==> design.v <==
module register_param #(
    parameter BIT_LENGTH = 2048
) (
    input clk, rst,
    input load,
    input [BIT_LENGTH - 1 : 0] parIn,
    output reg [BIT_LENGTH - 1 : 0] parOut
);
    always@(posedge clk, posedge rst) begin
        if (rst == 1)
            parOut <= 0;
        else begin
            if (load == 1)
                parOut <= parIn;
        end
    end
endmodule
module adder #(
    parameter BIT_LENGTH = 32
) (
    input signed [BIT_LENGTH - 1 : 0] in1, in2,
    input mode,  
    output signed [BIT_LENGTH - 1 : 0] out
);
    assign out = (mode == 1) ? (in1 + in2) : (in1 - in2);
endmodule
module upCounterRE #(
    parameter BIT_LENGTH = 16
) (
    input clk, rst,
    input init_cnt, en_cnt,
    output reg [BIT_LENGTH - 1 : 0] count
);
    always @(posedge clk, posedge rst) begin
        if (rst == 1)
            count <= 0;
        else begin
            if (init_cnt == 1)
                count <= 0;
            else if (en_cnt == 1)
                count <= count + 1;
        end
    end
endmodule
module cordic_linear_DP #(
    parameter FLOAT_SIZE = 24,
    parameter INT_SIZE = 8
) (
    input clk, rst,
    input signed [INT_SIZE + FLOAT_SIZE - 1:0] x, y, z,
    input mode,
    input loadX, loadY, loadZ,loadMode,
    input sel_input, adder_mode,
    input init_cnt, en_cnt,
    output signed [INT_SIZE + FLOAT_SIZE - 1:0] x_out, y_out, z_out,
    output co, phi
);
    wire signed [INT_SIZE + FLOAT_SIZE - 1:0] y_in, z_in;
    wire signed [INT_SIZE + FLOAT_SIZE - 1:0] out_adder_y, out_adder_z;
    assign y_in = (sel_input == 1) ? y : out_adder_y; 
    assign z_in = (sel_input == 1) ? z : out_adder_z; 
    register_param #(.BIT_LENGTH(INT_SIZE + FLOAT_SIZE)) X_Reg(
        .clk(clk),
        .rst(rst),
        .load(loadX),
        .parIn(x),
        .parOut(x_out)
    );
    register_param #(.BIT_LENGTH(INT_SIZE + FLOAT_SIZE)) Y_Reg(
        .clk(clk),
        .rst(rst),
        .load(loadY),
        .parIn(y_in),
        .parOut(y_out)
    );
    register_param #(.BIT_LENGTH(INT_SIZE + FLOAT_SIZE)) Z_Reg(
        .clk(clk),
        .rst(rst),
        .load(loadZ),
        .parIn(z_in),
        .parOut(z_out)
    );
    wire mode_val;
    register_param #(.BIT_LENGTH(1)) M_Reg(
        .clk(clk),
        .rst(rst),
        .load(loadMode),
        .parIn(mode),
        .parOut(mode_val)
    );
    wire [$clog2(FLOAT_SIZE) : 0] iter;
    upCounterRE #(.BIT_LENGTH($clog2(FLOAT_SIZE) + 1)) Iter_Count(
        .clk(clk),
        .rst(rst),
        .init_cnt(init_cnt),
        .en_cnt(en_cnt),
        .count(iter)
    );
    assign co = (iter == (FLOAT_SIZE)) ? 1'b1 : 1'b0;
    wire signed [INT_SIZE + FLOAT_SIZE - 1:0] x_shift, one, one_shift;
    assign x_shift = x >>> iter;
    assign one = { {(INT_SIZE-1){1'b0}}, 1'b1, {(FLOAT_SIZE){1'b0}} }; 
    assign one_shift = one >>> iter;
    adder #(.BIT_LENGTH(INT_SIZE + FLOAT_SIZE)) Y_Adder(
        .in1(y_out),
        .in2(x_shift),
        .mode(adder_mode),
        .out(out_adder_y)
    );
    adder #(.BIT_LENGTH(INT_SIZE + FLOAT_SIZE)) Z_Adder(
        .in1(z_out),
        .in2(one_shift),
        .mode(~adder_mode),
        .out(out_adder_z)
    );
    wire phi_rotate, phi_vector; 
    assign phi_rotate = (z_out[INT_SIZE + FLOAT_SIZE - 1] == 1) ? 1'b0 : 1'b1;
    assign phi_vector = (y_out[INT_SIZE + FLOAT_SIZE - 1] == 1) ? 1'b1 : 1'b0;
    assign phi = (mode_val == 1) ? phi_vector : phi_rotate;
endmodule
module cordic_linear_CU (
    input clk, rst,
    input start,
    input co, phi,
    output reg loadX, loadY, loadZ,loadMode,
    output reg sel_input, adder_mode,
    output reg init_cnt, en_cnt,
    output reg done
);
    parameter [1:0] IDLE = 0, INIT = 1, CALC = 2, DONE = 3;
    reg [1:0] ps, ns;
    always @(ps, start, co) begin
        case (ps)
            IDLE: ns = (start == 1) ? INIT : IDLE;
            INIT: ns = (start == 1 ) ? INIT : CALC;
            CALC: ns = (co == 1) ? DONE : CALC;
            DONE: ns = IDLE;
            default: ns = IDLE;
        endcase
    end
    always @(ps, phi) begin
        loadX = 0;
        loadY = 0;
        loadZ = 0;
        loadMode = 0;
        sel_input = 0;
        adder_mode = 0;
        init_cnt = 0;
        en_cnt = 0;
        done = 0;
        case (ps)
            IDLE: ;
            INIT: begin
                init_cnt = 1;
                loadX = 1;
                loadY = 1;
                loadZ = 1;
                loadMode = 1;
                sel_input = 1;
            end
            CALC: begin
                adder_mode = phi;
                en_cnt = 1;
                sel_input = 0;
                loadY = 1;
                loadZ = 1;
            end 
            DONE: done = 1;
            default: ;
        endcase
    end
    always @(posedge clk or posedge rst) begin
        if (rst == 1)
            ps <= IDLE;
        else 
            ps <= ns;
    end
endmodule
module cordic_linear #(
    parameter FLOAT_SIZE = 24,
    parameter INT_SIZE = 8
) (
    input clk, rst,
    input start,
    input signed [INT_SIZE + FLOAT_SIZE - 1:0] x, y, z,
    input mode,
    output signed [INT_SIZE + FLOAT_SIZE - 1:0] x_out, y_out, z_out,
    output done
);
    wire loadX, loadY, loadZ, loadMode;
    wire sel_input, adder_mode;
    wire init_cnt, en_cnt;
    wire co, phi;
    cordic_linear_DP #(.FLOAT_SIZE(FLOAT_SIZE), .INT_SIZE(INT_SIZE)) DP (
        .clk(clk),
        .rst(rst),
        .x(x),
        .y(y),
        .z(z),
        .mode(mode),
        .loadX(loadX),
        .loadY(loadY),
        .loadZ(loadZ),
        .loadMode(loadMode),
        .sel_input(sel_input),
        .adder_mode(adder_mode),
        .init_cnt(init_cnt),
        .en_cnt(en_cnt),
        .x_out(x_out),
        .y_out(y_out),
        .z_out(z_out),
        .co(co),
        .phi(phi)
    );
    cordic_linear_CU CU (
        .clk(clk),
        .rst(rst),
        .start(start),
        .co(co),
        .phi(phi),
        .loadX(loadX),
        .loadY(loadY),
        .loadZ(loadZ),
        .loadMode(loadMode),
        .sel_input(sel_input),
        .adder_mode(adder_mode),
        .init_cnt(init_cnt),
        .en_cnt(en_cnt),
        .done(done)
    );
endmodule
module reciprocal_float_DP (
    input clk, rst,
    input [31:0] x,
    input loadE, loadM, loadS,
    input selE, start_cordic,
    output [31:0] out,
    output done_cordic, zero_flag
);
    wire [7:0] E_val, E_in;
    wire [7:0] out_sub, E_reg_in;
    assign E_in = x[30:23];
    register_param #(.BIT_LENGTH(8)) E_Reg(
        .clk(clk),
        .rst(rst),
        .load(loadE),
        .parIn(E_reg_in),
        .parOut(E_val)
    );
    wire [22:0] M_val, M_in;
    assign M_in = x[22:0];
    register_param #(.BIT_LENGTH(23)) M_Reg(
        .clk(clk),
        .rst(rst),
        .load(loadM),
        .parIn(M_in),
        .parOut(M_val)
    );
    wire S_val, S_in;
    assign S_in = x[31];
    register_param #(.BIT_LENGTH(1)) S_Reg(
        .clk(clk),
        .rst(rst),
        .load(loadS),
        .parIn(S_in),
        .parOut(S_val)
    );
    assign E_reg_in = (selE == 1) ? E_in : out_sub;
    wire frac_zero;
    assign frac_zero = ~(|M_val);
    wire cin;
    assign cin = (frac_zero == 1) ? 1'b1 : 1'b0;
    assign out_sub = $unsigned(8'd253) - $unsigned(E_val) + cin;
    localparam FLOAT_SIZE = 24;
    localparam INT_SIZE = 2;
    wire signed [INT_SIZE + FLOAT_SIZE - 1:0] x_in, z, y;
    assign y = { {(INT_SIZE-1){1'b0}}, 1'b1, {(FLOAT_SIZE){1'b0}} };  
    assign z = {(INT_SIZE + FLOAT_SIZE){1'b0}};  
    assign x_in = { 2'b01, M_val, 1'b0};
    wire mode;
    assign mode = 1'b1;  
    wire signed [INT_SIZE + FLOAT_SIZE - 1:0] x_out, y_out, z_out;
    cordic_linear #(.FLOAT_SIZE(FLOAT_SIZE), .INT_SIZE(INT_SIZE)) Cordic_core(
        .clk(clk),
        .rst(rst),
        .start(start_cordic),
        .x(x_in),
        .y(y),
        .z(z),
        .mode(mode),
        .x_out(x_out),
        .y_out(y_out),
        .z_out(z_out),
        .done(done_cordic)
    );
    assign out = {S_val, E_val, z_out[22:0] };
    wire exp_zero;
    assign exp_zero = ~(|E_val);
    assign zero_flag = exp_zero && frac_zero;
endmodule
module reciprocal_float_CU (
    input clk, rst,
    input start,
    input done_cordic, zero_input,
    output reg loadE, loadM, loadS,
    output reg selE, start_cordic,
    output reg done, zero_flag
);
    parameter [2:0] IDLE = 0, INIT = 1, EXP = 2, CALC = 3, ZERO = 4;
    reg [2:0] ps, ns;
    always @(ps, start, zero_input, done_cordic) begin
        case (ps)
            IDLE: ns = (start == 1) ? INIT : IDLE;
            INIT: ns = (start == 1) ? INIT : EXP;
            EXP: ns = (zero_input == 1) ? ZERO : CALC;
            CALC: ns = (done_cordic == 1) ? IDLE : CALC;
            ZERO: ns = IDLE; 
            default: ns = IDLE;
        endcase
    end
    always @(ps, done_cordic, zero_input) begin
        loadE = 0;
        loadM = 0;
        loadS = 0;
        selE = 0;
        start_cordic = 0;
        done = 0;
        zero_flag = 0;
        case (ps)
            IDLE: ;
            INIT: begin
                selE = 1;
                loadE = 1;
                loadM = 1;
                loadS = 1;
            end 
            EXP: begin
                loadE = 1;
                start_cordic = ~zero_input;  
            end
            CALC: done = done_cordic;
            ZERO: begin
                done = 1;
                zero_flag = 1;
            end
            default: ;
        endcase
    end
    always @(posedge clk or posedge rst) begin
        if (rst == 1)
            ps <= IDLE;
        else 
            ps <= ns;
    end
endmodule
module reciprocal_float(
    input clk, rst,
    input start,
    input [31:0] x,
    output [31:0] out,
    output done, zero_flag
);
    wire loadE, loadM, loadS;
    wire selE, start_cordic;
    wire done_cordic, zero_input;
    reciprocal_float_DP DP (
        .clk(clk),
        .rst(rst),
        .x(x),
        .loadE(loadE),
        .loadM(loadM),
        .loadS(loadS),
        .selE(selE),
        .start_cordic(start_cordic),
        .out(out),
        .done_cordic(done_cordic),
        .zero_flag(zero_input)
    );
    reciprocal_float_CU CU (
        .clk(clk),
        .rst(rst),
        .start(start),
        .done_cordic(done_cordic),
        .zero_input(zero_input),
        .loadE(loadE),
        .loadM(loadM),
        .loadS(loadS),
        .selE(selE),
        .start_cordic(start_cordic),
        .done(done),
        .zero_flag(zero_flag)
    );
endmodule
==> run.sh <==
#!/bin/bash
# the make line also repeats each setting of config.mk as NAME=value (left out here)
make -C /OpenROAD-flow-scripts/flow DESIGN_CONFIG=/design/flow/config.mk WORK_HOME=/design/flow/orfs CLKGATE_MAP_FILE= finish
==> config.mk <==
export PLATFORM = sky130hd
export DESIGN_NAME = reciprocal_float
export DESIGN_NICKNAME = reciprocal_float
export VERILOG_FILES = /design/flow/design.v
export SDC_FILE = /design/flow/constraint.sdc
export NUM_CORES = 4
export LEC_CHECK = 0
export CAP_MARGIN = 20
export CORE_MARGIN = 2
export CORE_UTILIZATION = 40
export SETUP_SLACK_MARGIN = -0.01
export SLEW_MARGIN = 20
==> constraint.sdc <==
create_clock -name core_clock -period 6.48 [get_ports {clk}]
set_input_delay 1.2960 -clock core_clock [delete_from_list [all_inputs] [get_ports {clk}]]
set_output_delay 1.2960 -clock core_clock [all_outputs]
set_load 0.01 [all_outputs]
==> results of run 1 <==
[stage by stage]
step,hold slack (ns),instance area [µm²],cells
final,0.480,10200,1374
after CTS,0.482,10200,1374
after global routing,0.510,10200,1374
after detailed placement,0.464,9930,1358
after global placement,0.453,9930,1358
after floorplan,0.443,9160,1067
[layout make-up]
class,instances,area (µm²)
Fill cell,2205,12300
Multi-Input combinational cell,855,6140
Clock inverter,5,48.8
Tap cell,285,357
Timing Repair Buffer,88,835
Inverter,30,115
Clock buffer,11,243
Sequential cell,100,2510
[per-layer routing]
layer	share of wire (%)	track usage [%]	vias up
met4	1.9	5.99	0
met5	0	0	-
met1	46	27.6	3832
li1	-	-	3929
met3	5.3	2.79	28
met2	47	33.4	256
[what timing repair did]
| action | CTS | global route |
|---|---|---|
| buffers inserted | 0 | 0 |
| resized | 0 | 3 |
| endpoints found under the setup margin | 0 | 1 |
==> run summary, run 1 <==
flow finished, numbers: VDD IR-drop max 0.135 mV, Log Warnings 33, Pwr Total 1.59 mW, Levels on crit path 18, # port buffers 68, top cells by area dfrtp_1 27%, ha_1 8.6%, o21ai_0 5.5%, CP Capture Type flop, cts hold-fix bufs 0, fmax 169 MHz, clock sink count roughly 100, Routed Wire Length 23600 µm, die width 155 µm, Final HPWL DP 17400 µm, maximum clock path buffer count 2, PwrDens 155 nW/µm², die height 155 µm, 1st-iter DRT viols 535, Req. time, crit path 6.71 ns, Ant. Diodes 0, cell family with most CP delay AND-OR/OR-AND gates, sequential area share after synthesis 27.3%, setup ws final about 0.57 ns, drt first pass iters 9, clock share of power roughly a third, CP bufs+invs 1, post-synthesis cell area 9160 µm², Worst Hold Class reg2reg, Slew headroom between 40% and 50%, Cells after Synth 1067, fin nets between 1000 and 1500, Lkg Pwr 4.31 nW, kind of critical path reg2reg, number of vias per cell between 5 and 6, Adder Area Share 9.04%, Comb power frac around a fifth, launch point of the worst path DP.Cordic_core.DP.Iter_Count.count[1]$_DFFE_PP0P_, flip-flops with a built-in enable 0, Syn Nets 1167, R2R Setup Slk 0.57 ns, Root Driver clkbuf_16, sequential power share 44.2%, Final ANT Viol Nets 0, Yosys warning total 7, Post-synth ARST share 100%, Cell Type Count 78, cells on worst reg2reg path 18, CTS H-tree depth 3, most common cell in the netlist nand2_1, die area ~24000 µm², Synth top area share 26.8%, number of buffers created by CTS 9, P_seq ~0.7 mW, Clock Latency Late Sink 0.36 ns, detailed-route via count slightly above 8000, final cycle utilization of the critical path 91.2%, Synth area leader dfrtp_1, clock skew 0.00747 ns, hold_sp DP.Cordic_core.DP.Y_Reg.parOut[0]$_DFFE_PP0N_, Sw Ratio 30.6%, Worst-path clk slew 0.08 ns, cell row count 55, Comb power 0.332 mW, Min Clock Period, post-route 5.91 ns, Final Hold Violation Tally 0, area grow syn2layout 11.8%, Setup WS pre-CTS 0.306 ns, crit-path cells buf_4 -> mux4_2 -> mux2_2 -> a222oi_1 -> nand4_1 -> or4_1 -> o41ai_2 -> xnor2_1 -> ha_1 -> a21o_1 -> a22o_1 -> o41ai_1 -> o21ai_0 -> a21oi_1 -> o31ai_1 -> and4_1 -> a2111oi_2 -> nand3_1, Setup crit end DP.Cordic_core.DP.Y_Reg.parOut[25]$_DFFE_PP0N_, ys cells 1067, Init Core Util ~41%, CP max stage cell dfrtp_2, first-pass GRT wire length 39500 µm, Synth Area per Inst about 8.6 µm², Commonest cells post-synth 132 x nand2_1, 101 x o21ai_0, 98 x dfrtp_1, main flop type dfrtp_1, synthesized chip area reported by yosys between 9000 and 10000 µm², yosys simple share ~17%, IO Count 69, reported clock group power 0.554 mW, gr usage total 20.2%, Hold Crit Endpoint DP.Cordic_core.DP.Y_Reg.parOut[0]$_DFFE_PP0N_, initial antenna violation count 0, reg2reg start DP.Cordic_core.DP.Iter_Count.count[1]$_DFFE_PP0P_, # setup viols final 0, slowest stage delay, CP 0.65 ns, pin count of the biggest net entering global routing 68, TNS Setup 0 ns, CTS tree done, RSZ-0062 raised after global routing no, main logic family after synthesis AND-OR/OR-AND gates, XORs/XNORs by Area ~6.7%, Worst Path Arrival 6.14 ns, CP Launch Type flop, core area roughly 23000 µm², max-cap violations 0, Worst Hold Depth 2, number of global-route vias before repair 7534, Mux area share 12.1%, Pwr top sequential cells, Routability Congestion about 0.86, post-route DRC violation count 0, Final Slew Violations 0, crit-path max FO 22, total grt overflow 0, routed len/inst 17.1 µm, Pint 1.10 mW, Worst Max-Slew Pin Slew 0.883 ns, post-layout util between 40 and 50%, Post-Synth AOI/OAI Area between 20 and 25%, Sw Pwr about 0.49 mW, status no timing/DRC/antenna violations, ys flops approximately 100, reg2reg end DP.Cordic_core.DP.Y_Reg.parOut[25]$_DFFE_PP0N_
==> inputs of run 2 (changes only) <==
CAP_MARGIN = 25   (was 20)
CELL_PAD_IN_SITES_GLOBAL_PLACEMENT = 0   (was default)
CORE_ASPECT_RATIO = 0.7   (was default)
GPL_ROUTABILITY_DRIVEN = 0   (was default)
MAX_ROUTING_LAYER = met5   (was default)
MIN_ROUTING_LAYER = met2   (was default)
PLACE_DENSITY_LB_ADDON = 0.08   (was default)
SETUP_SLACK_MARGIN = -0.57   (was -0.01)
SLEW_MARGIN = 25   (was 20)
TNS_END_PERCENT = 20   (was default)
clock period = 5.99 ns   (was 6.48 ns; I/O delays follow)
==> run summary, run 2 <==
flow finished, numbers: CTS H-tree depth 3 (unchanged), yosys simple share 16.8% (unchanged), PostCTS Resize Cnt 0 (unchanged), Pint 1.23 mW (+11%), Final Slew Violations 0 (unchanged), # port buffers 68 (unchanged), initial antenna violation count 1 (+1), cell row count 46 (-16%), Worst-path clk slew 0.08 ns (about the same), crit-path cells buf_12 -> mux4_2 -> mux2_2 -> a222oi_1 -> nand4_1 -> or4_1 -> o41ai_1 -> xnor2_1 -> ha_1 -> a21o_1 -> a22o_1 -> o41ai_1 -> o21ai_0 -> a21oi_1 -> o31ai_1 -> and4_1 -> a2111oi_2 -> nand3_1, maximum clock path buffer count 2 (unchanged), Root Driver clkbuf_16, core area 22600 µm² (about the same), Post-synth ARST share 100% (unchanged), hold_sp DP.Cordic_core.DP.Y_Reg.parOut[0]$_DFFE_PP0N_, clock sink count 100 (unchanged), Pwr top sequential cells, total grt overflow 0 (unchanged), Comb power 0.387 mW (+17%), Slew headroom 34.8% (-6.2 points), DP Cell Count 1410 (+3.8%), Final ANT Viol Nets 0 (unchanged), CP max stage cell mux4_2, number of vias per cell 7.93 (+35%), cells on worst reg2reg path 18 (unchanged), setup ws final -0.125 ns (-0.695 ns), crit-path max FO 33 (+50%), Synth area leader dfrtp_1, Synth Area per Inst 8.59 µm² (unchanged), filler cell count in the final layout 2228 (+1.0%), slowest stage delay, CP 0.57 ns (-0.08 ns), Worst Hold Depth 2 (unchanged), sequential area share after synthesis 27.3% (unchanged), Sw Pwr 0.545 mW (+12%), XORs/XNORs by Area 6.69% (unchanged), Adder Area Share 9.04% (unchanged), area grow syn2layout 14.5%, ys flops 100 (unchanged), Clock Latency Late Sink 0.38 ns (+0.02 ns), die width 185 µm (+19%), Mux area share 12.1% (unchanged), IO Count 69 (unchanged), post-layout util 46.5% (+1.1 points), most common cell in the netlist nand2_1, Req. time, crit path 6.25 ns (-0.46 ns), max-cap violations 0 (unchanged), PwrDens 169 nW/µm² (+9.1%), 1st-iter DRT viols 1614 (+200%), routed len/inst 17.8 µm (+3.8%), R2R Setup Slk -0.12 ns (-0.70 ns), number of global-route vias before repair 12200 (+62%), Cells after Synth 1067 (unchanged), Post-Synth AOI/OAI Area 22.1% (unchanged), drt first pass iters 30 (+21), post-synthesis cell area 9160 µm² (unchanged), CP bufs+invs 1 (unchanged), CTS tree done, Final Hold Violation Tally 0 (unchanged), main flop type dfrtp_1, non-filler cells, final 1431 (+4.1%), # setup viols final 1 (+1), CP Launch Type flop, Syn Nets 1167 (unchanged), detailed-route via count 11300 (+41%), Commonest cells post-synth 132 x nand2_1, 101 x o21ai_0, 98 x dfrtp_1, ys cells 1067 (unchanged), most used cell, CP o41ai_1, Log Warnings 33 (unchanged), number of buffers created by CTS 9 (unchanged), fmax 164 MHz (-3.4%), VDD IR-drop max 0.133 mV (-1.9%), die height 131 µm (-16%), final hold slack 0.486 ns (+0.00618 ns), Cell Type Count 78 (unchanged), Min Clock Period, post-route 6.11 ns (+0.205 ns), Worst Path Arrival 6.37 ns (+0.23 ns), pin count of the biggest net entering global routing 68 (unchanged), die area 24200 µm² (about the same), top cells by area dfrtp_1 27%, ha_1 8.6%, o21ai_0 5.5%, status failed layout checks, reg2reg start DP.Cordic_core.DP.Iter_Count.count[0]$_DFFE_PP0P_, synthesized chip area reported by yosys 9160 µm² (unchanged), Final HPWL DP 18300 µm (+5.2%), sequential power share 42.9% (-1.3 points), cts hold-fix bufs 0 (unchanged), Worst Hold Class reg2reg, fin nets 1209 (+2.1%), gr usage total 32.9% (+13 points), main logic family after synthesis AND-OR/OR-AND gates, Yosys warning total 7 (unchanged), P_seq 0.761 mW (+8.3%), reg2reg end DP.Cordic_core.DP.Y_Reg.parOut[25]$_DFFE_PP0N_, launch point of the worst path DP.Cordic_core.DP.Iter_Count.count[0]$_DFFE_PP0P_, CP Capture Type flop, Hold Crit Endpoint DP.Cordic_core.DP.Y_Reg.parOut[0]$_DFFE_PP0N_, cell family with most CP delay AND-OR/OR-AND gates, Setup crit end DP.Cordic_core.DP.Y_Reg.parOut[25]$_DFFE_PP0N_, first-pass GRT wire length 41300 µm (+4.5%), reported clock group power 0.628 mW (+13%), Sw Ratio 30.7% (+0.17 points), post-route DRC violation count 0 (unchanged), Failing Checks negative setup slack, Setup Buffers After CTS 0 (unchanged), clock skew 0.0106 ns (+0.00315 ns), Synth top area share 26.8% (unchanged), final cycle utilization of the critical path 102% (+11 points), Worst Max-Slew Pin Slew 0.974 ns (+0.0918 ns), flip-flops with a built-in enable 0 (unchanged), Lkg Pwr 4.42 nW (+2.6%), Comb power frac 21.8% (+0.9 points), Levels on crit path 18 (unchanged), kind of critical path reg2reg, clock share of power 35.4% (+0.5 points), Routed Wire Length 25500 µm (+8.1%), Init Core Util 40.6% (about the same)
-- run 2: layer usage --
layer | global-route usage [%] | vias to the layer above | routed length (µm)
met1 | - | 4106 | 0
met5 | 8.80 | - | 181
li1 | - | 3934 | -
met4 | 4.95 | 10 | 1500
met3 | 48.9 | 234 | 11500
met2 | 36.1 | 3057 | 12300
-- run 2: area by class of cell --
cell class,instances,area (µm²),share of cell area [%]
diodes,5,12.5,0.119
repair buffers,113,1040,9.95
clock inverters,6,71.3,0.680
well taps,312,390,3.72
multi-input cells,855,6120,58.4
flip-flops and latches,100,2500,23.9
inverters,30,115,1.10
clock buffers,10,229,2.18
-- run 2: per-stage QoR --
step | setup WS [ns] | instance area (µm²) | TNS [ns] | total power, mW
after global routing | -0.460 | 10500 | -0.593 | 1.87
after CTS | 0.0857 | 10500 | 0 | 1.78
after floorplan | 0.647 | 9160 | 0 | 1.00
after global placement | 0.222 | 10200 | 0 | 1.15
final | -0.125 | 10500 | -0.125 | 1.78
after detailed placement | 0.124 | 10200 | 0 | 1.14
==> inputs of run 3 (changes only) <==
CAP_MARGIN = 15   (was 25)
CELL_PAD_IN_SITES_GLOBAL_PLACEMENT = default   (was 0)
CORE_ASPECT_RATIO = default   (was 0.7)
CORE_UTILIZATION = 70   (was 40)
CTS_CLUSTER_DIAMETER = 38   (was default)
CTS_CLUSTER_SIZE = 34   (was default)
GPL_ROUTABILITY_DRIVEN = default   (was 0)
HOLD_SLACK_MARGIN = -0.02   (was default)
MAX_ROUTING_LAYER = default   (was met5)
MIN_ROUTING_LAYER = default   (was met2)
PLACE_DENSITY_LB_ADDON = default   (was 0.08)
SETUP_SLACK_MARGIN = 0.47   (was -0.57)
SLEW_MARGIN = 20   (was 25)
TNS_END_PERCENT = default   (was 20)
clock period = 7.8 ns   (was 5.99 ns; I/O delays follow)
==> run summary, run 3 <==
flow finished, numbers: reg2reg end DP.Cordic_core.DP.Y_Reg.parOut[25]$_DFFE_PP0N_, CTS H-tree depth 3 (unchanged), cts hold-fix bufs 0 (unchanged), initial antenna violation count 0 (-1), Final Hold Violation Tally 0 (unchanged), Flop area 2500 µm² (unchanged), core area 12700 µm² (-44%), Pwr Total 1.35 mW (-24%), ys cells 1067 (unchanged), Worst-path clk slew 0.08 ns (about the same), reg2reg start DP.Cordic_core.DP.Iter_Count.count[1]$_DFFE_PP0P_, Final ANT Viol Nets 0 (unchanged), maximum clock path buffer count 2 (unchanged), fmax 150 MHz (-8.4%), metal3 WL 1320 µm (-88%), Top Metal Used met4, clock share of power 36.7% (+1.3 points), post-route cell area 10100 µm² (-4.0%), die width 118 µm (-36%), Synth Area per Inst 8.59 µm² (unchanged), P_seq 0.582 mW (-24%), # setup viols final 0 (-1), most used cell, CP ha_1, RSZ-0062 raised after global routing no, crit-path cells inv_1 -> ha_1 -> and3b_1 -> a31oi_1 -> a211o_1 -> o211a_1 -> ha_1 -> nand2_1 -> or4_1 -> o41ai_1 -> xnor2_1 -> ha_1 -> a21o_1 -> a22o_1 -> o41ai_1 -> o21ai_0 -> a21oi_1 -> o31ai_1 -> and4_1 -> a2111oi_2 -> nand3_1, cells on worst reg2reg path 21 (+3), detailed-route via count 8218 (-28%), Cell Type Count 78 (unchanged), post-layout util 79.1% (+33 points), fin nets 1177 (-2.6%), PwrDens 134 nW/µm² (-21%), wl on met1 9330 µm (+9330 µm), Synth area leader dfrtp_1, hold_sp DP.Cordic_core.DP.Y_Reg.parOut[4]$_DFFE_PP0N_, comb. cell area 6120 µm² (unchanged), Commonest cells post-synth 132 x nand2_1, 101 x o21ai_0, 98 x dfrtp_1, clock sink count 100 (unchanged), number of buffers created by CTS 9 (unchanged), Min Clock Period, post-route 6.67 ns (+0.559 ns), drt first pass iters 7 (-77%), yosys simple share 16.8% (unchanged), Log Warnings 35 (+6.1%), die height 118 µm (-9.4%), Setup WS pre-CTS 1.32 ns (+1.20 ns), gr usage total 33.3% (+0.32 points), top cells by area dfrtp_1 27%, ha_1 8.6%, o21ai_0 5.5%, Post-synth ARST share 100% (unchanged), routed len/inst 18.1 µm (+1.6%), area grow syn2layout 9.89%, crit-path max FO 31 (-6.1%), main flop type dfrtp_1, Req. time, crit path 8.03 ns (+1.78 ns), R2R Setup Slk 1.13 ns (+1.25 ns), cell row count 41 (-11%), final cycle utilization of the critical path 85.6% (-17 points), VDD IR-drop max 0.124 mV (-6.3%), DR WL met2 11300 µm (-8.4%), Syn Nets 1167 (unchanged), status no timing/DRC/antenna violations, DP Area 9740 µm² (-4.3%), number of global-route vias before repair 7836 (-36%), pin count of the biggest net entering global routing 69 (+1.5%), launch point of the worst path DP.Cordic_core.DP.Iter_Count.count[1]$_DFFE_PP0P_, Setup crit end DP.Cordic_core.DP.Y_Reg.parOut[25]$_DFFE_PP0N_, Hold Crit Endpoint DP.Cordic_core.DP.Y_Reg.parOut[4]$_DFFE_PP0N_, setup ws final 1.13 ns (+1.25 ns), kind of critical path reg2reg, Comb power frac 20.2% (-1.6 points), Routed Wire Length 22700 µm (-11%), most common cell in the netlist nand2_1, Worst Hold Depth 2 (unchanged), Init Core Util 72.0% (+31 points), Adder Area Share 9.04% (unchanged), Worst Path Arrival 6.91 ns (+0.54 ns), Final HPWL DP 16200 µm (-11%), Routability Congestion 0.951, Post-Synth AOI/OAI Area 22.1% (unchanged), Mux area share 12.1% (unchanged), filler cell count in the final layout 930 (-58%), Yosys warning total 7 (unchanged), Levels on crit path 21 (+3), CP Launch Type flop, Sw Ratio 30.2% (-0.56 points), CP Capture Type flop, Worst Hold Class reg2reg, total grt overflow 0 (unchanged), PostCTS Resize Cnt 0 (unchanged), number of vias per cell 6.55 (-17%), Final Slew Violations 0 (unchanged), CP bufs+invs 1 (unchanged), flip-flops with a built-in enable 0 (unchanged), Pint 0.943 mW (-23%), die area 14000 µm² (-42%), CP max stage cell dfrtp_1, synthesized chip area reported by yosys 9160 µm² (unchanged), Synth top area share 26.8% (unchanged), Pwr top sequential cells, XORs/XNORs by Area 6.69% (unchanged), Setup Buffers After CTS 0 (unchanged), Ant. Diodes 0 (-5), cell family with most CP delay AND-OR/OR-AND gates, first-pass GRT wire length 38100 µm (-7.6%), max-cap violations 0 (unchanged), post-route DRC violation count 0 (unchanged), slowest stage delay, CP 1.05 ns (+0.48 ns), Slew headroom 27.4% (-7.3 points), TNS Setup 0 ns (+0.125 ns), sequential area share after synthesis 27.3% (unchanged), Comb power 0.273 mW (-29%), # port buffers 68 (unchanged), CTS tree done, sequential power share 43.1% (+0.2 points), Cells after Synth 1067 (unchanged), Root Driver clkbuf_16, Lkg Pwr 4.28 nW (-3.1%), main logic family after synthesis AND-OR/OR-AND gates, ys flops 100 (unchanged), Sw Pwr 0.407 mW (-25%), IO Count 69 (unchanged), reported clock group power 0.496 mW (-21%), post-synthesis cell area 9160 µm² (unchanged), clock skew 0.0133 ns (+0.00269 ns), Clock Latency Late Sink 0.37 ns (about the same), Worst Max-Slew Pin Slew 1.08 ns (+0.106 ns), 1st-iter DRT viols 865 (-46%)
-- run 3: final cells by class --
class	instances	area share (%)
Multi-Input combinational cell	855	60.8
Timing Repair Buffer	81	7.73
Tap cell	172	2.14
Inverter	30	1.14
Clock inverter	7	1.04
Clock buffer	9	2.24
Sequential cell	100	24.9
-- run 3: stage by stage --
step | instances | hold slack (ns)
global placement | 1238 | 0.456
CTS | 1254 | 0.490
floorplan | 1067 | 0.443
detailed placement | 1238 | 0.471
finish | 1254 | 0.488
global route | 1254 | 0.496
-- run 3: routing by layer --
layer,track usage [%],vias to the layer above
met5,0,-
met4,13.7,0
met3,4.25,64
met2,56.4,353
met1,43.1,3887
li1,-,3914
==> inputs of run 4 (changes only) <==
ABC_AREA = 1   (was default)
CAP_MARGIN = 0   (was 15)
CORE_ASPECT_RATIO = 0.91   (was default)
CORE_UTILIZATION = 72   (was 70)
CTS_CLUSTER_DIAMETER = 214   (was 38)
CTS_CLUSTER_SIZE = default   (was 34)
HOLD_SLACK_MARGIN = 0.05   (was -0.02)
MAX_ROUTING_LAYER = met5   (was default)
PLACE_DENSITY = 0.37   (was default)
SETUP_SLACK_MARGIN = 1.06   (was 0.47)
SLEW_MARGIN = 5   (was 20)
TNS_END_PERCENT = 35   (was default)
clock period = 9.21 ns   (was 7.8 ns; I/O delays follow)
==> run summary, run 4 <==
flow finished, numbers: IO Count 69 (unchanged), Pint 0.802 mW (-15%), PostCTS Resize Cnt 0 (unchanged), die height 113 µm (-4.5%), main flop type dfrtp_1, Hold Crit Endpoint DP.S_Reg.parOut$_DFFE_PP0P_, Synth area leader dfrtp_1, Root Driver clkbuf_16, Worst Hold Class reg2reg, pin count of the biggest net entering global routing 65 (-5.8%), flip-flops with a built-in enable 0 (unchanged), Synth Area per Inst 6.46 µm² (-25%), Init Core Util 74.5% (+2.5 points), synthesized chip area reported by yosys 9420 µm² (+2.8%), initial antenna violation count 0 (unchanged), Post-synth ARST share 100% (unchanged), cell row count 39 (-4.9%), cells on worst reg2reg path 28 (+33%), R2R Setup Slk 3.67 ns (+2.54 ns), fin nets 1579 (+34%), clock share of power 30.5% (-6.2 points), post-route DRC violation count 0 (unchanged), Log Warnings 35 (unchanged), Flop area 2500 µm² (unchanged), CP Capture Type flop, CTS H-tree depth 3 (unchanged), Worst Hold Depth 2 (unchanged), Pwr Total 1.28 mW (-5.4%), maximum clock path buffer count 2 (unchanged), number of global-route vias before repair 9214 (+18%), TNS Setup 0 ns (unchanged), Yosys warning total 7 (unchanged), setup ws final 3.67 ns (+2.54 ns), Setup Buffers After CTS 0 (unchanged), clock sink count 100 (unchanged), Mux area share 0% (-12 points), final cycle utilization of the critical path 60.2% (-25 points), CTS tree done, PwrDens 124 nW/µm² (-7.2%), total grt overflow 0 (unchanged), Worst Max-Slew Pin Slew 0.969 ns (-0.111 ns), filler cell count in the final layout 932 (+0.22%), Final ANT Viol Nets 0 (unchanged), area grow syn2layout 9.08%, first-pass GRT wire length 41600 µm (+9.2%), # setup viols final 0 (unchanged), Req. time, crit path 9.47 ns (+1.44 ns), kind of critical path reg2reg, Clock Latency Late Sink 0.37 ns (about the same), Final Slew Violations 0 (unchanged), Levels on crit path 28 (+33%), Final Hold Violation Tally 0 (unchanged), VDD IR-drop max 0.140 mV (+13%), DP Area 9970 µm² (+2.4%), top cells by area dfrtp_1 26%, nand2_1 18%, ha_1 8.4%, reported clock group power 0.389 mW (-22%), reg2reg start DP.Cordic_core.DP.Iter_Count.count[1]$_DFFE_PP0P_, Syn Nets 1558 (+34%), Sw Pwr 0.475 mW (+17%), number of vias per cell 6.01 (-8.2%), Synth top area share 26.0% (-0.72 points), reg2reg end DP.Cordic_core.DP.Z_Reg.parOut[22]$_DFFE_PP0N_, routed len/inst 15.1 µm (-17%), CP Launch Type flop, Adder Area Share 8.80% (-0.24 points), slowest stage delay, CP 0.93 ns (-0.12 ns), sequential power share 39.6% (-3.5 points), comb. cell area 5950 µm² (-2.8%), Final HPWL DP 18500 µm (+14%), Cells after Synth 1458 (+37%), Setup crit end DP.Cordic_core.DP.Z_Reg.parOut[22]$_DFFE_PP0N_, 1st-iter DRT viols 1133 (+31%), P_seq 0.506 mW (-13%), die area 14000 µm² (about the same), Setup WS pre-CTS 3.86 ns (+2.53 ns), main logic family after synthesis simple AND/OR/NAND/NOR gates, clock skew 0.0112 ns (-0.00213 ns), most common cell in the netlist nand2_1, post-synthesis cell area 9420 µm² (+2.8%), status no timing/DRC/antenna violations, post-route cell area 10300 µm² (+2.0%), fmax 180 MHz (+20%), detailed-route via count 9912 (+21%), Routability Congestion 0.990 (+4.0%), max-cap violations 0 (unchanged), Slew headroom 35.4% (+7.9 points), drt first pass iters 8 (+1), Post-Synth AOI/OAI Area 14.4% (-7.7 points), RSZ-0062 raised after global routing no, die width 124 µm (+4.6%), number of buffers created by CTS 9 (unchanged), Ant. Diodes 0 (unchanged), Comb power 0.382 mW (+40%), ys cells 1458 (+37%), Comb power frac 29.9% (+9.7 points), Routed Wire Length 24900 µm (+9.7%), CP bufs+invs 5 (+4), Sw Ratio 37.2% (+7.0 points), gr usage total 36.8% (+3.5 points), Cell Type Count 50 (-36%), yosys simple share 35.0% (+18 points), CP max stage cell dfrtp_1, Commonest cells post-synth 444 x nand2_1, 138 x inv_1, 135 x nand3_1, Worst Path Arrival 5.81 ns (-1.10 ns), Lkg Pwr 5.25 nW (+23%), Worst-path clk slew 0.08 ns (about the same), Pwr top sequential cells, sequential area share after synthesis 26.6% (-0.74 points), core area 12600 µm² (-0.66%), XORs/XNORs by Area 5.02% (-1.7 points), cell family with most CP delay simple AND/OR/NAND/NOR gates, Min Clock Period, post-route 5.54 ns (-1.13 ns), most used cell, CP nand2_1, launch point of the worst path DP.Cordic_core.DP.Iter_Count.count[1]$_DFFE_PP0P_, crit-path max FO 29 (-6.5%), hold_sp DP.S_Reg.parOut$_DFFE_PP0P_, cts hold-fix bufs 0 (unchanged), # port buffers 68 (unchanged), ys flops 100 (unchanged)
-- run 4: per-stage QoR --
step                hold slack (ns)  cells  utilization (%)
global placement              0.452   1632             78.9
detailed placement            0.466   1632             78.9
global route                  0.524   1648             81.3
CTS                           0.485   1648             81.3
floorplan                     0.443   1458                -
finish                        0.479   1648             81.3
-- run 4: layout make-up --
class,count,share of cell area [%]
clock buffers,9,2.19
multi-input cells,1142,58.0
inverters,152,5.63
clock inverters,7,0.755
repair buffers,74,7.07
flip-flops and latches,100,24.4
well taps,164,2.00
-- run 4: metal layers --
metal	vias up	wire [µm]	GRT usage [%]
met5	-	0	0
met4	0	1010	17.2
met3	99	1750	5.70
met2	493	11800	61.0
met1	4502	10400	46.9
li1	4818	-	-
==> inputs of run 5 (changes only) <==
ABC_AREA = default   (was 1)
CAP_MARGIN = 20   (was 0)
CORE_ASPECT_RATIO = default   (was 0.91)
CORE_UTILIZATION = 20   (was 72)
CTS_CLUSTER_DIAMETER = default   (was 214)
HOLD_SLACK_MARGIN = default   (was 0.05)
MAX_ROUTING_LAYER = default   (was met5)
PLACE_DENSITY = default   (was 0.37)
SETUP_SLACK_MARGIN = default   (was 1.06)
SLEW_MARGIN = 20   (was 5)
TNS_END_PERCENT = default   (was 35)
clock period = 11.9 ns   (was 9.21 ns; I/O delays follow)
==> run summary, run 5 <==
flow finished, numbers: sequential power share 44.0% (+4.4 points), slowest stage delay, CP 0.64 ns (-0.29 ns), CTS tree done, Clock Latency Late Sink 0.37 ns (about the same), synthesized chip area reported by yosys 9160 µm² (-2.7%), cells on worst reg2reg path 22 (-21%), Lkg Pwr 4.26 nW (-19%), Log Warnings 33 (-5.7%), clock share of power 35.4% (+4.9 points), CP bufs+invs 2 (-3), Mux area share 12.1% (+12 points), ys cells 1067 (-27%), top cells by area dfrtp_1 27%, ha_1 8.6%, o21ai_0 5.5%, Sw Pwr 0.256 mW (-46%), fmax 160 MHz (-11%), cts hold-fix bufs 0 (unchanged), Root Driver clkbuf_16, max-cap violations 0 (unchanged), RSZ-0062 raised after global routing no, first-pass GRT wire length 41300 µm (-0.68%), Cells after Synth 1067 (-27%), yosys simple share 16.8% (-18 points), Worst Max-Slew Pin Slew 0.932 ns (-0.0377 ns), filler cell count in the final layout 4986 (+430%), # port buffers 68 (unchanged), number of global-route vias before repair 7682 (-17%), P_seq 0.384 mW (-24%), final hold slack 0.488 ns (+0.00824 ns), Worst Hold Class reg2reg, R2R Setup Slk 5.65 ns (+1.98 ns), post-route DRC violation count 0 (unchanged), cell row count 78 (+100%), main flop type dfrtp_1, CP max stage cell or4_1, reg2reg start DP.Cordic_core.DP.Iter_Count.count[0]$_DFFE_PP0P_, sequential area share after synthesis 27.3% (+0.74 points), Post-Synth AOI/OAI Area 22.1% (+7.7 points), reported clock group power 0.309 mW (-21%), Synth top area share 26.8% (+0.72 points), Routed Wire Length 25300 µm (+1.5%), Syn Nets 1167 (-25%), TNS Setup 0 ns (unchanged), main logic family after synthesis AND-OR/OR-AND gates, status no timing/DRC/antenna violations, IO Count 69 (unchanged), Pwr top sequential cells, fin nets 1176 (-26%), CP Launch Type flop, final cycle utilization of the critical path 52.6% (-7.6 points), post-synthesis cell area 9160 µm² (-2.7%), detailed-route via count 7943 (-20%), Commonest cells post-synth 132 x nand2_1, 101 x o21ai_0, 98 x dfrtp_1, Cell Type Count 78 (+56%), PwrDens 82.5 nW/µm² (-34%), Comb power frac 20.5% (-9.4 points), Post-synth ARST share 100% (unchanged), CTS H-tree depth 3 (unchanged), Routability Congestion 0.894 (-9.7%), Worst Hold Depth 2 (unchanged), clock skew 0.00703 ns (-0.00414 ns), Worst Path Arrival 6.49 ns (+0.68 ns), die height 218 µm (+93%), Final HPWL DP 18800 µm (+1.8%), Final Hold Violation Tally 0 (unchanged), launch point of the worst path DP.Cordic_core.DP.Iter_Count.count[0]$_DFFE_PP0P_, routed len/inst 15.0 µm (-0.45%), Worst-path clk slew 0.07 ns (about the same), crit-path max FO 33 (+14%), Levels on crit path 22 (-21%), Pint 0.616 mW (-23%), clock sink count 100 (unchanged), Req. time, crit path 12.14 ns (+2.67 ns), die area 47500 µm² (+240%), Setup crit end DP.Cordic_core.DP.Y_Reg.parOut[25]$_DFFE_PP0N_, drt first pass iters 6 (-2), most common cell in the netlist nand2_1, maximum clock path buffer count 2 (unchanged), crit-path cells buf_4 -> inv_1 -> ha_1 -> and3b_1 -> a31oi_1 -> a211o_1 -> o211a_1 -> ha_1 -> nand2_1 -> or4_1 -> o41ai_1 -> xnor2_1 -> ha_1 -> a21o_1 -> a22o_1 -> o41ai_1 -> o21ai_0 -> a21oi_1 -> o31ai_1 -> and4_1 -> a2111oi_2 -> nand3_1, flip-flops with a built-in enable 0 (unchanged), gr usage total 10.7% (-26 points), 1st-iter DRT viols 797 (-30%), Final Slew Violations 0 (unchanged), pin count of the biggest net entering global routing 69 (+6.2%), total grt overflow 0 (unchanged), Slew headroom 37.7% (+2.3 points), most used cell, CP ha_1, Synth Area per Inst 8.59 µm² (+33%), Final ANT Viol Nets 0 (unchanged), hold_sp DP.Cordic_core.DP.Y_Reg.parOut[2]$_DFFE_PP0N_, Init Core Util 20.2% (-54 points), Pwr Total 0.873 mW (-32%), Setup Buffers After CTS 0 (unchanged), XORs/XNORs by Area 6.69% (+1.7 points), Sw Ratio 29.4% (-7.8 points), die width 218 µm (+76%), Yosys warning total 7 (unchanged), VDD IR-drop max 0.0662 mV (-53%), kind of critical path reg2reg, Min Clock Period, post-route 6.25 ns (+0.711 ns), cell family with most CP delay AND-OR/OR-AND gates, number of buffers created by CTS 9 (unchanged), number of vias per cell 4.73 (-21%), ys flops 100 (unchanged), Comb power 0.179 mW (-53%), Hold Crit Endpoint DP.Cordic_core.DP.Y_Reg.parOut[2]$_DFFE_PP0N_, Synth area leader dfrtp_1, area grow syn2layout 15.4%, # setup viols final 0 (unchanged), Ant. Diodes 0 (unchanged), reg2reg end DP.Cordic_core.DP.Y_Reg.parOut[25]$_DFFE_PP0N_, initial antenna violation count 0 (unchanged), core area 45300 µm² (+260%), CP Capture Type flop, PostCTS Resize Cnt 0 (unchanged), Adder Area Share 9.04% (+0.24 points)
run 5: layer usage:
metal,vias to the layer above,wire (µm),GRT usage (%)
met1,3798,11900,14.4
met5,-,0,0
met2,214,11400,17.1
li1,3904,-,-
met3,27,1580,2.48
met4,0,407,3.06
run 5: per-stage QoR:
| step | instances | setup slack (ns) | util (%) | area, µm² |
|---|---|---|---|---|
| floorplan | 1067 | 6.56 | - | 9160 |
| global placement | 1665 | 5.84 | 22.7 | 10300 |
| detailed placement | 1665 | 5.77 | 22.7 | 10300 |
| CTS | 1681 | 5.72 | 23.3 | 10600 |
| global route | 1681 | 5.10 | 23.3 | 10600 |
| finish | 1681 | 5.65 | 23.3 | 10600 |
run 5: area by class of cell:
cell class                      count  area, µm²  share of cell area [%]
Timing Repair Buffer               80        771                    7.29
Clock inverter                      5       61.3                   0.580
Sequential cell                   100       2500                    23.7
Clock buffer                       11        243                    2.30
Tap cell                          600        751                    7.10
Multi-Input combinational cell    855       6120                    57.9
Inverter                           30        115                    1.09
==> inputs of run 6 (changes only) <==
CORE_UTILIZATION = 72   (was 20)
CTS_CLUSTER_DIAMETER = 92   (was default)
PLACE_DENSITY_LB_ADDON = 0.28   (was default)
clock period = 5.16 ns   (was 11.9 ns; I/O delays follow)
==> run summary, run 6 <==
yosys + openroad results -> Cells after Synth 1067 (unchanged), Init Core Util 73.2% (+53 points), DP Area 10400 µm² (+1.1%), die area 13600 µm² (-71%), flip-flops with a built-in enable 0 (unchanged), core area 12500 µm² (-72%), Cell Type Count 78 (unchanged), synthesized chip area reported by yosys 9160 µm² (unchanged), Final HPWL DP 19400 µm (+3.2%), CTS H-tree depth 3 (unchanged), IO Count 69 (unchanged), die height 117 µm (-46%), maximum clock path buffer count 2 (unchanged), tool error [ERROR GRT-0232] Routing congestion too high. Check the congestion heatmap in the GUI., top cells by area dfrtp_1 27%, ha_1 8.6%, o21ai_0 5.5%, status stopped before the end, Synth top area share 26.8% (unchanged), # port buffers 68 (unchanged), DP Cell Count 1319 (-21%), Routability Congestion 1.02 (+14%), Mux area share 12.1% (unchanged), Yosys warning total 7 (unchanged), die width 117 µm (-46%), ys cells 1067 (unchanged), sequential area share after synthesis 27.3% (unchanged), main flop type dfrtp_1, cts hold-fix bufs 0 (unchanged), most common cell in the netlist nand2_1, main logic family after synthesis AND-OR/OR-AND gates, Failed at global routing (5_1_grt), gr usage total about three quarters, number of buffers created by CTS 9 (unchanged), Adder Area Share 9.04% (unchanged), XORs/XNORs by Area 6.69% (unchanged), ys flops 100 (unchanged), Commonest cells post-synth 132 x nand2_1, 101 x o21ai_0, 98 x dfrtp_1, total grt overflow 95, Root Driver clkbuf_16, Post-synth ARST share 100% (unchanged), Syn Nets 1167 (unchanged), yosys simple share 16.8% (unchanged), post-synthesis cell area 9160 µm² (unchanged), cell row count 41 (-47%), clock sink count 100 (unchanged), Post-Synth AOI/OAI Area 22.1% (unchanged), Synth area leader dfrtp_1, Synth Area per Inst 8.59 µm² (unchanged)
run 6: per-stage QoR:
step / hold WS (ns) / TNS (ns) / setup slack (ns) / util [%] / total power, mW
after floorplan: 0.443 / -0.0615 / -0.0615 / - / 1.16
after detailed placement: 0.476 / -1.34 / -0.280 / 83.0 / 1.38
after global placement: 0.460 / -0.0407 / -0.0407 / 83.0 / 1.35
after CTS: 0.492 / -0.0982 / -0.0621 / 87.9 / 2.19
run 6: repair_timing:
| action | in CTS |
|---|---|
| resized | 32 |
| pin swaps | 19 |
| gates cloned | 1 |
| endpoints found under the hold margin | 0 |
| setup endpoints to repair | 11 |
| setup buffers | 18 |
run 6: routing by layer:
metal | global-route usage (%) | overflow
met2 | 93.6 | 56
met1 | 75.3 | 0
met3 | 58.8 | 2
met5 | 25.6 | 0
met4 | 76.6 | 37
==> inputs of run 7 (changes only) <==
CORE_ASPECT_RATIO = 0.73   (was default)
CTS_CLUSTER_DIAMETER = 52   (was 92)
MAX_ROUTING_LAYER = met5   (was default)
PLACE_DENSITY = 0.65   (was default)
PLACE_DENSITY_LB_ADDON = default   (was 0.28)
SETUP_SLACK_MARGIN = -0.11   (was default)
TNS_END_PERCENT = 90   (was default)
clock period = 5.26 ns   (was 5.16 ns; I/O delays follow)
==> run summary, run 7 <==
flow finished, numbers: die width 136 µm (+16%), Comb power 0.519 mW, Init Core Util 73.2% (about the same), detailed-route via count between 9000 and 10000, # port buffers 68 (unchanged), XORs/XNORs by Area 6.69% (unchanged), flip-flops with a built-in enable 0 (unchanged), initial antenna violation count 0, pin count of the biggest net entering global routing 68, R2R Setup Slk -0.40 ns, Yosys warning total 7 (unchanged), Final Hold Violation Tally 0, filler cell count in the final layout around 700, routed len/inst 20.8 µm, reg2reg end DP.Cordic_core.DP.Y_Reg.parOut[25]$_DFFE_PP0N_, CP bufs+invs 3, Cell Type Count 78 (unchanged), Commonest cells post-synth 132 x nand2_1, 101 x o21ai_0, 98 x dfrtp_1, non-filler cells, final 1334, Synth Area per Inst 8.59 µm² (unchanged), VDD IR-drop max 0.202 mV, P_seq ~0.87 mW, Worst Hold Depth 2, Worst Hold Class reg2reg, fin nets 1263, CTS H-tree depth 3 (unchanged), hold_sp DP.Cordic_core.DP.Y_Reg.parOut[7]$_DFFE_PP0N_, Pwr top sequential cells, launch point of the worst path DP.Cordic_core.DP.Iter_Count.count[0]$_DFFE_PP0P_, top cells by area dfrtp_1 27%, ha_1 8.6%, o21ai_0 5.5%, Sw Pwr between 0.6 and 0.7 mW, clock sink count 100 (unchanged), Synth top area share 26.8% (unchanged), Worst Max-Slew Pin Slew 1.09 ns, Routability Congestion 0.979 (-4.3%), Min Clock Period, post-route 5.66 ns, ys cells 1067 (unchanged), Setup crit end DP.Cordic_core.DP.Y_Reg.parOut[25]$_DFFE_PP0N_, Lkg Pwr approximately 4.7 nW, CTS tree done, gr usage total 38.2%, Log Warnings 37, cells on worst reg2reg path 22, sequential power share between 40% and 50%, Synth area leader dfrtp_1, final cycle utilization of the critical path 108%, crit-path cells buf_6 -> clkbuf_16 -> mux4_2 -> mux2i_1 -> o22ai_1 -> a21oi_2 -> ha_2 -> nand2_1 -> or4_4 -> buf_4 -> or2_4 -> nor2_1 -> nor2_1 -> xnor2_1 -> ha_1 -> a211o_1 -> or4_1 -> o21ai_2 -> o31ai_4 -> and3_1 -> a2111oi_2 -> nand3_1, clock skew approximately 0.013 ns, Final Slew Violations 0, PwrDens 193 nW/µm², drt first pass iters 7, reported clock group power between 0.7 and 0.8 mW, Sw Ratio between 30% and 40%, Req. time, crit path 5.50 ns, Pint 1.44 mW, number of vias per cell 6.96, CP Capture Type flop, post-layout util 86.8%, reg2reg start DP.Cordic_core.DP.Iter_Count.count[0]$_DFFE_PP0P_, Cells after Synth 1067 (unchanged), 1st-iter DRT viols 1372, die area 13700 µm² (about the same), status failed layout checks, main logic family after synthesis AND-OR/OR-AND gates, DP Cell Count 1300 (-1.4%), final hold slack 0.491 ns, slowest stage delay, CP roughly 0.61 ns, Clock Latency Late Sink about 0.36 ns, clock share of power 33.7%, Mux area share 12.1% (unchanged), post-synthesis cell area 9160 µm² (unchanged), IO Count 69 (unchanged), Post-Synth AOI/OAI Area 22.1% (unchanged), max-cap violations 0, number of buffers created by CTS 9 (unchanged), Final HPWL DP 18100 µm (-6.5%), Worst-path clk slew 0.08 ns, CP Launch Type flop, Syn Nets 1167 (unchanged), kind of critical path reg2reg, first-pass GRT wire length 41700 µm, Final ANT Viol Nets 0, cell family with most CP delay simple AND/OR/NAND/NOR gates, maximum clock path buffer count 2 (unchanged), Ant. Diodes 0, ys flops 100 (unchanged), Adder Area Share 9.04% (unchanged), Worst Path Arrival 5.90 ns, die height 100 µm (-14%), CP max stage cell or4_4, Post-synth ARST share 100% (unchanged), Pwr Total 2.09 mW, Root Driver clkbuf_16, core area 12500 µm² (about the same), cell row count 35 (-15%), sequential area share after synthesis 27.3% (unchanged), Hold Crit Endpoint DP.Cordic_core.DP.Y_Reg.parOut[7]$_DFFE_PP0N_, yosys simple share 16.8% (unchanged), post-route DRC violation count 0, Levels on crit path 22, fmax 177 MHz, area grow syn2layout 18.6%, total grt overflow 0, synthesized chip area reported by yosys 9160 µm² (unchanged), Failing Checks negative setup slack, most common cell in the netlist nand2_1, crit-path max FO 6, Comb power frac 24.8%, main flop type dfrtp_1, setup ws final -0.403 ns, number of global-route vias before repair 8466, Slew headroom 27.0%, # setup viols final 9, most used cell, CP nor2_1, RSZ-0062 raised after global routing yes, Routed Wire Length 27800 µm
==> run 7: layer usage <==
| metal | vias up | global-route usage [%] | wire length [µm] |
|---|---|---|---|
| met5 | - | 0 | 0 |
| met4 | 0 | 13.7 | 1590 |
| met3 | 198 | 7.58 | 2960 |
| li1 | 4097 | - | - |
| met2 | 738 | 63.0 | 12700 |
| met1 | 4257 | 50.3 | 10600 |
==> run 7: repair_timing <==
item                       4_1_cts  5_1_grt
hold buffers                     0        0
setup buffers                    4       12
gates resized                    6       31
setup endpoints to repair        3       17
pin swaps                        6       30
cloned                           0        2
==> run 7: final cells by class <==
cell class	count	area, µm²	share of cell area [%]
multi-input combinational	855	6250	57.5
clock buffer	9	225	2.07
clock inverter	7	72.6	0.668
sequential	100	2510	23.1
timing repair buffer	167	1490	13.7
inverter	30	115	1.06
tap	166	208	1.91
==> run 7: stage by stage <==
step,area (µm²),setup WS [ns],setup TNS [ns]
2_1_floorplan,9160,-0.0831,-0.0831
3_3_place_gp,10300,-0.104,-0.104
3_5_place_dp,10300,-0.351,-0.898
4_1_cts,10600,-0.116,-0.209
5_1_grt,10900,-0.545,-3.04
6_report,10900,-0.403,-1.54
==> inputs of run 8 (changes only) <==
CAP_MARGIN = 25   (was 20)
CELL_PAD_IN_SITES_GLOBAL_PLACEMENT = 0   (was default)
CORE_ASPECT_RATIO = 0.7   (was 0.73)
CORE_UTILIZATION = 40   (was 72)
CTS_CLUSTER_DIAMETER = default   (was 52)
GPL_ROUTABILITY_DRIVEN = 0   (was default)
MIN_ROUTING_LAYER = met2   (was default)
PLACE_DENSITY = default   (was 0.65)
PLACE_DENSITY_LB_ADDON = 0.08   (was default)
SETUP_SLACK_MARGIN = -0.36   (was -0.11)
SLEW_MARGIN = 25   (was 20)
TNS_END_PERCENT = 20   (was 90)
clock period = 7.2 ns   (was 5.26 ns; I/O delays follow)
==> run summary, run 8 <==
flow finished, numbers: Worst Hold Depth 2 (unchanged), reg2reg end DP.Cordic_core.DP.Y_Reg.parOut[25]$_DFFE_PP0N_, Synth top area share 26.8% (unchanged), Mux area share 12.1% (unchanged), Final Hold Violation Tally 0 (unchanged), Log Warnings 33 (-11%), Syn Nets 1167 (unchanged), post-synthesis cell area 9160 µm² (unchanged), Routed Wire Length 25300 µm (-8.9%), Ant. Diodes 0 (unchanged), reg2reg start DP.Cordic_core.DP.Iter_Count.count[0]$_DFFE_PP0P_, yosys simple share 16.8% (unchanged), Commonest cells post-synth 132 x nand2_1, 101 x o21ai_0, 98 x dfrtp_1, final cycle utilization of the critical path 93.8% (-14 points), kind of critical path reg2reg, IO Count 69 (unchanged), DP Area 9920 µm² (-3.5%), Synth area leader dfrtp_1, flip-flops with a built-in enable 0 (unchanged), XORs/XNORs by Area 6.69% (unchanged), cell family with most CP delay AND-OR/OR-AND gates, launch point of the worst path DP.Cordic_core.DP.Iter_Count.count[0]$_DFFE_PP0P_, Lkg Pwr 4.27 nW (-9.8%), fin nets 1178 (-6.7%), ys flops 100 (unchanged), Comb power 0.308 mW (-41%), Hold Crit Endpoint DP.Cordic_core.DP.Y_Reg.parOut[18]$_DFFE_PP0N_, top cells by area dfrtp_1 27%, ha_1 8.6%, o21ai_0 5.5%, CP bufs+invs 1 (-2), Worst Hold Class reg2reg, Post-synth ARST share 100% (unchanged), Min Clock Period, post-route 6.75 ns (+1.09 ns), drt first pass iters 56 (+49), Cell Type Count 78 (unchanged), die width 185 µm (+36%), die area 24200 µm² (+77%), Sw Ratio 31.7% (+0.57 points), post-route cell area 10200 µm² (-6.0%), CP max stage cell a222oi_1, VDD IR-drop max 0.119 mV (-41%), Setup crit end DP.Cordic_core.DP.Y_Reg.parOut[25]$_DFFE_PP0N_, crit-path max FO 15 (+9), Pint 0.985 mW (-32%), total grt overflow 0 (unchanged), synthesized chip area reported by yosys 9160 µm² (unchanged), main logic family after synthesis AND-OR/OR-AND gates, Comb power frac 21.4% (-3.4 points), slowest stage delay, CP 0.77 ns (+0.16 ns), Slew headroom 38.7% (+12 points), R2R Setup Slk 0.45 ns (+0.85 ns), most used cell, CP o41ai_1, first-pass GRT wire length 40500 µm (-3.0%), max-cap violations 0 (unchanged), Final Slew Violations 0 (unchanged), Setup Buffers After CTS 0 (-4), Final HPWL DP 17800 µm (-1.7%), cts hold-fix bufs 0 (unchanged), sequential power share 43.9% (+2.5 points), area grow syn2layout 11.5%, Failing Checks design-rule violations, number of global-route vias before repair 11900 (+41%), CTS H-tree depth 3 (unchanged), sequential area share after synthesis 27.3% (unchanged), cell row count 46 (+31%), CTS tree done, maximum clock path buffer count 2 (unchanged), die height 131 µm (+30%), Cells after Synth 1067 (unchanged), Final ANT Viol Nets 0 (unchanged), gr usage total 32.3% (-5.8 points), number of buffers created by CTS 9 (unchanged), initial antenna violation count 1 (+1), Root Driver clkbuf_16, ys cells 1067 (unchanged), Worst-path clk slew 0.08 ns (about the same), fmax 148 MHz (-16%), CP Launch Type flop, reported clock group power 0.501 mW (-29%), detailed-route via count 11200 (+20%), Yosys warning total 7 (unchanged), clock share of power 34.7% (+1.0 points), Sw Pwr 0.458 mW (-30%), post-route DRC violation count 1 (+1), most common cell in the netlist nand2_1, CP Capture Type flop, Pwr top sequential cells, 1st-iter DRT viols 1414 (+3.1%), Synth Area per Inst 8.59 µm² (unchanged), Adder Area Share 9.04% (unchanged), # port buffers 68 (unchanged), core area 22600 µm² (+80%), PwrDens 141 nW/µm² (-27%), hold_sp DP.Cordic_core.DP.Y_Reg.parOut[18]$_DFFE_PP0N_, Req. time, crit path 7.45 ns (+1.95 ns), clock skew 0.0171 ns (+0.00390 ns), pin count of the biggest net entering global routing 68 (unchanged), P_seq 0.633 mW (-27%), crit-path cells buf_4 -> mux4_2 -> mux2_2 -> a222oi_1 -> nand2_1 -> or4_1 -> o41ai_1 -> xnor2_1 -> ha_1 -> a21o_1 -> a22o_1 -> o41ai_1 -> o21ai_0 -> a21oi_1 -> o31ai_1 -> and4_1 -> a2111oi_2 -> nand3_1, cells on worst reg2reg path 18 (-18%), Init Core Util 40.6% (-33 points), # setup viols final 0 (-9), routed len/inst 18.2 µm (-13%), TNS Setup 0 ns (+1.54 ns), Levels on crit path 18 (-18%), status failed layout checks, number of vias per cell 8.01 (+15%), clock sink count 100 (unchanged), PostCTS Resize Cnt 0 (-6), Worst Path Arrival 7.00 ns (+1.10 ns), Worst Max-Slew Pin Slew 0.916 ns (-0.175 ns), Post-Synth AOI/OAI Area 22.1% (unchanged), Clock Latency Late Sink 0.38 ns (+0.02 ns), main flop type dfrtp_1
## run 8: final cells by class
| class | count | area (µm²) |
|---|---|---|
| clock buffers | 10 | 239 |
| clock inverters | 6 | 47.5 |
| fillers | 2265 | 12300 |
| inverters | 30 | 115 |
| multi-input cells | 855 | 6130 |
| flip-flops and latches | 100 | 2510 |
| well taps | 312 | 390 |
| repair buffers | 82 | 786 |
## run 8: metrics by stage
step | utilization [%] | setup slack (ns) | hold slack, ns | power, mW | std cells
after floorplan | - | 1.86 | 0.443 | 0.833 | 1067
after CTS | 45.2 | 0.617 | 0.495 | 1.44 | 1395
after global routing | 45.3 | -0.0378 | 0.521 | 1.51 | 1395
final | 45.3 | 0.449 | 0.487 | 1.44 | 1395
after global placement | 44.0 | 0.761 | 0.465 | 0.940 | 1379
after detailed placement | 44.0 | 0.659 | 0.474 | 0.940 | 1379
## run 8: metal layers
layer	vias to the layer above	wire length [µm]	track usage [%]
li1	3867	-	-
met1	4038	0	-
met2	3010	12300	35.2
met3	255	11300	47.9
met4	8	1570	5.42
met5	-	151	9.20
==> inputs of run 9 (changes only) <==
ABC_AREA = 1   (was default)
CAP_MARGIN = 20   (was 25)
CELL_PAD_IN_SITES_GLOBAL_PLACEMENT = default   (was 0)
CORE_ASPECT_RATIO = 1.87   (was 0.7)
CORE_UTILIZATION = 51   (was 40)
CTS_CLUSTER_DIAMETER = 181   (was default)
CTS_CLUSTER_SIZE = 99   (was default)
GPL_ROUTABILITY_DRIVEN = default   (was 0)
MIN_ROUTING_LAYER = default   (was met2)
PLACE_DENSITY = 0.65   (was default)
PLACE_DENSITY_LB_ADDON = default   (was 0.08)
SETUP_SLACK_MARGIN = 3.11   (was -0.36)
SLEW_MARGIN = 20   (was 25)
TNS_END_PERCENT = 35   (was 20)
clock period = 11.4 ns   (was 7.2 ns; I/O delays follow)
==> run summary, run 9 <==
flow finished, numbers: status no timing/DRC/antenna violations, Sw Pwr 0.379 mW (-17%), Post-synth ARST share 100% (unchanged), die area 19600 µm² (-19%), Worst-path clk slew 0.07 ns (about the same), Synth area leader dfrtp_1, Final Slew Violations 0 (unchanged), fin nets 1579 (+34%), kind of critical path reg2reg, number of global-route vias before repair 9201 (-23%), detailed-route via count 9490 (-15%), top cells by area dfrtp_1 26%, nand2_1 18%, ha_1 8.4%, cts hold-fix bufs 0 (unchanged), # setup viols final 0 (unchanged), reg2reg start DP.Cordic_core.DP.Iter_Count.count[1]$_DFFE_PP0P_, Yosys warning total 7 (unchanged), Cells after Synth 1458 (+37%), CP bufs+invs 5 (+4), CP Launch Type flop, 1st-iter DRT viols 430 (-70%), Setup Buffers After CTS 0 (unchanged), Worst Max-Slew Pin Slew 0.998 ns (+0.0820 ns), Ant. Diodes 0 (unchanged), Root Driver clkbuf_16, die height 190 µm (+45%), reg2reg end DP.Cordic_core.DP.Z_Reg.parOut[23]$_DFFE_PP0N_, initial antenna violation count 0 (-1), die width 103 µm (-44%), Req. time, crit path 11.66 ns (+4.21 ns), Adder Area Share 8.80% (-0.24 points), VDD IR-drop max 0.0939 mV (-21%), Log Warnings 33 (unchanged), Pint 0.666 mW (-32%), Min Clock Period, post-route 5.36 ns (-1.40 ns), Pwr top sequential cells, ys flops 100 (unchanged), final cycle utilization of the critical path 47.0% (-47 points), synthesized chip area reported by yosys 9420 µm² (+2.8%), TNS Setup 0 ns (unchanged), fmax 187 MHz (+26%), slowest stage delay, CP 0.88 ns (+0.11 ns), GR Util met2 51.8% (+17 points), Lkg Pwr 5.25 nW (+23%), CP max stage cell dfrtp_1, hold_sp DP.S_Reg.parOut$_DFFE_PP0P_, Worst Path Arrival 5.61 ns (-1.39 ns), first-pass GRT wire length 43500 µm (+7.3%), IO Count 69 (unchanged), cells on worst reg2reg path 27 (+9), met3 Use GR 3.31% (-45 points), Mux area share 0% (-12 points), Syn Nets 1558 (+34%), most common cell in the netlist nand2_1, Synth Area per Inst 6.46 µm² (-25%), Routability Congestion 0.986, clock share of power 31.1% (-3.6 points), Pwr Total 1.04 mW (-28%), ys cells 1458 (+37%), main logic family after synthesis simple AND/OR/NAND/NOR gates, clock sink count 100 (unchanged), Sw Ratio 36.3% (+4.5 points), Setup crit end DP.Cordic_core.DP.Z_Reg.parOut[23]$_DFFE_PP0N_, post-route DRC violation count 0 (-1), yosys simple share 35.0% (+18 points), maximum clock path buffer count 2 (unchanged), Commonest cells post-synth 444 x nand2_1, 138 x inv_1, 135 x nand3_1, area grow syn2layout 10.1%, max-cap violations 0 (unchanged), reported clock group power 0.324 mW (-35%), main flop type dfrtp_1, Final HPWL DP 21000 µm (+18%), CP Capture Type flop, filler cell count in the final layout 1866 (-18%), Routed Wire Length 26400 µm (+4.4%), Synth top area share 26.0% (-0.72 points), post-synthesis cell area 9420 µm² (+2.8%), routed len/inst 15.3 µm (-16%), Levels on crit path 27 (+9), clock skew 0.0119 ns (-0.00517 ns), Cell Type Count 50 (-36%), CTS tree done, Comb power frac 29.9% (+8.5 points), Comb power 0.313 mW (+2%), total grt overflow 0 (unchanged), pin count of the biggest net entering global routing 55 (-19%), sequential power share 39.0% (-4.9 points), # port buffers 68 (unchanged), cell family with most CP delay simple AND/OR/NAND/NOR gates, P_seq 0.408 mW (-36%), Slew headroom 33.1% (-5.7 points), PostCTS Resize Cnt 0 (unchanged), launch point of the worst path DP.Cordic_core.DP.Iter_Count.count[1]$_DFFE_PP0P_, RSZ-0062 raised after global routing no, Final Hold Violation Tally 0 (unchanged), flip-flops with a built-in enable 0 (unchanged), drt first pass iters 8 (-86%), crit-path max FO 29 (+14), most used routing layer met2, core area 18300 µm² (-19%), XORs/XNORs by Area 5.02% (-1.7 points), Post-Synth AOI/OAI Area 14.4% (-7.7 points), Worst Hold Class reg2reg, Worst Hold Depth 2 (unchanged), R2R Setup Slk 6.04 ns (+5.60 ns), sequential area share after synthesis 26.6% (-0.74 points), number of vias per cell 5.49 (-32%), CTS H-tree depth 3 (unchanged), Clock Latency Late Sink 0.38 ns (about the same), PwrDens 101 nW/µm² (-29%), Hold Crit Endpoint DP.S_Reg.parOut$_DFFE_PP0P_, most used cell, CP nand2_1, cell row count 68 (+48%), number of buffers created by CTS 9 (unchanged), gr usage total 28.0% (-4.3 points), Init Core Util 51.5% (+11 points), GRT met1 Usage 30.6% (+31 points), Final ANT Viol Nets 0 (unchanged)
run 9: per-stage QoR:
step / area [µm²] / hold WS (ns) / instances / util [%] / worst slack, ns
after detailed placement: 10100 / 0.467 / 1713 / 55.0 / 6.06
after CTS: 10400 / 0.486 / 1729 / 56.7 / 6.04
final: 10400 / 0.486 / 1729 / 56.7 / 6.04
after global placement: 10100 / 0.466 / 1713 / 55.0 / 6.09
after global routing: 10400 / 0.519 / 1729 / 56.7 / 5.39
after floorplan: 9420 / 0.443 / 1458 / - / 6.50
run 9: metal layers:
layer  routed length (µm)  share of wire [%]
met1                10200                 39
met5                    0                  0
met2                14300                 54
met3                  806                3.0
met4                 1130                4.3
run 9: area by class of cell:
class / count / area [µm²] / share of cell area (%)
Inverter: 152 / 578 / 5.57
Multi-Input combinational cell: 1142 / 5950 / 57.4
Clock inverter: 6 / 72.6 / 0.700
Sequential cell: 100 / 2500 / 24.2
Clock buffer: 10 / 229 / 2.21
Timing Repair Buffer: 74 / 726 / 7.00
Tap cell: 245 / 307 / 2.96
Power and IR drop assume default switching activity.
